north:
// system
module system
  #(parameter WIDTH = 24)
   (input aclk,
    input aresetn,
    input [WIDTH-1:0] s_axis_tdata,
    input s_axis_tvalid,
    output s_axis_tready,
    input s_axis_tlast,
    input [3:0] s_axis_tuser,
    output [2*WIDTH-1:0] m_axis_tdata,
    output m_axis_tvalid,
    input m_axis_tready,
    output m_axis_tlast,
    output [3:0] m_axis_tuser);
Size in the first run: roughly 97 flip-flops, about 88 I/O pins, ~6100 um2 of cells after synthesis.
clock: 2.09 ns
lec_check: 0
cap_margin: 40
core_margin: 2
core_utilization: 70
cts_cluster_diameter: 232
cts_cluster_size: 15
gpl_timing_driven: 1
max_routing_layer: met4
place_density_lb_addon: 0.27
setup_slack_margin: 0.42
slew_margin: 20
tns_end_percent: 75
run.sh (not shown) runs the stock make flow with config.mk's settings and CLKGATE_MAP_FILE=.
What ended north was a tool error in 5_1_grt; the run never finished.
What south does differently from north at the input level:
==> flow/config.mk <==
export PLATFORM = sky130hd
export DESIGN_NAME = system
export DESIGN_NICKNAME = system
export VERILOG_FILES = /design/flow/design.v
export SDC_FILE = /design/flow/constraint.sdc
export NUM_CORES = 4
export LEC_CHECK = 0
export CAP_MARGIN = 40
export CORE_MARGIN = 2
export CORE_UTILIZATION = 66
export HOLD_SLACK_MARGIN = 0.3
export SLEW_MARGIN = 20
==> flow/constraint.sdc <==
create_clock -name core_clock -period 1.67 [get_ports {aclk}]
set_input_delay 0.3340 -clock core_clock [delete_from_list [all_inputs] [get_ports {aclk}]]
set_output_delay 0.3340 -clock core_clock [all_outputs]
set_load 0.01 [all_outputs]
[summary]
south is listed as incomplete: the tool reported an error in 5_1_grt and the run ended there. The final estimated routing congestion in global placement of north and that of south are within noise of each other. north -> south: mean post-synth cell area delta 0, exact match. Sum of net half-perimeters after detailed placement in south is about 18% above north.
The following lists how east was set up differently from south:
-- flow/config.mk --
<<< south, line 8
export CAP_MARGIN = 40
>>> east, line 8
export CAP_MARGIN = 20
<<< south, line 10
export CORE_UTILIZATION = 66
export HOLD_SLACK_MARGIN = 0.3
>>> east, line 10
export CORE_UTILIZATION = 40
==> flow/constraint.sdc <==
create_clock -name core_clock -period 4.0 [get_ports {aclk}]
set_input_delay 0.8000 -clock core_clock [delete_from_list [all_inputs] [get_ports {aclk}]]
set_output_delay 0.8000 -clock core_clock [all_outputs]
set_load 0.01 [all_outputs]
east was carried through to the last stage, and its layout satisfied the timing, design-rule and antenna checks.
From south to east, floorplan net count did not move at all.
Compared to south, east has post-place setup slack 1480 ps higher.
Comparing east against south, there is no change at all in gate count of the mapped netlist.
Looking at final weighted congestion of routability-driven global placement, east sits 0.12 lower than south does.
Half-perimeter wire length after detailed placement on east is ahead of south.
Modified inputs, west compared to east
-- flow/config.mk --
<<< east, line 8
export CAP_MARGIN = 20
export CORE_MARGIN = 2
export CORE_UTILIZATION = 40
>>> west, line 8
export CAP_MARGIN = 0
export CORE_MARGIN = 6
export CORE_UTILIZATION = 56
export CTS_CLUSTER_DIAMETER = 287
export CTS_CLUSTER_SIZE = 87
export PLACE_DENSITY = 0.35
export SETUP_SLACK_MARGIN = 0.95
<<< east, line 12
>>> west, line 16
export TNS_END_PERCENT = 15
Results
west reports a higher sequential share of layout area than east does. Internal power summed over all cells | west below east. Comparing clock period minus worst slack for east and west, the bigger number came from west. Synthesized cell count: east vs west identical. Re area enclosed by the die boundary: west is 2700 um2 down on east. Sequential element share of the synthesized area: west vs east identical. Against east, largest clock skew in the final design in west came out worse. Combinational cell fraction of total power for west is higher than for east. Summary of west over east: areal power density over the cells has decreased; global-route usage has increased.
### west -> middle
==> flow/config.mk <==
export PLATFORM = sky130hd
export DESIGN_NAME = system
export DESIGN_NICKNAME = system
export VERILOG_FILES = /design/flow/design.v
export SDC_FILE = /design/flow/constraint.sdc
export NUM_CORES = 4
export LEC_CHECK = 0
export CAP_MARGIN = 20
export CORE_MARGIN = 2
export CORE_UTILIZATION = 66
export SLEW_MARGIN = 20
==> flow/constraint.sdc <==
create_clock -name core_clock -period 2.34 [get_ports {aclk}]
set_input_delay 0.4680 -clock core_clock [delete_from_list [all_inputs] [get_ports {aclk}]]
set_output_delay 0.4680 -clock core_clock [all_outputs]
set_load 0.01 [all_outputs]
==> results <==
Per the final summary, middle finished and its layout is clean on timing, DRC and antenna.
Diff middle and west: final cell count without fillers higher in west
From west to middle the numbers moved as follows: pre-CTS setup slack has decreased; post-route total power +about 75%; cell area after layout rose 1.9%; chip area moved down.
On utilization: between middle and west, it ends up lower for west.
middle: post-layout worst setup margin 820 ps below west
The run with more routed wire is west, not middle.
Via count, middle and west: larger value in middle
Total instance count after detailed placement, middle vs west: down slightly
Power and IR drop assume default switching activity.
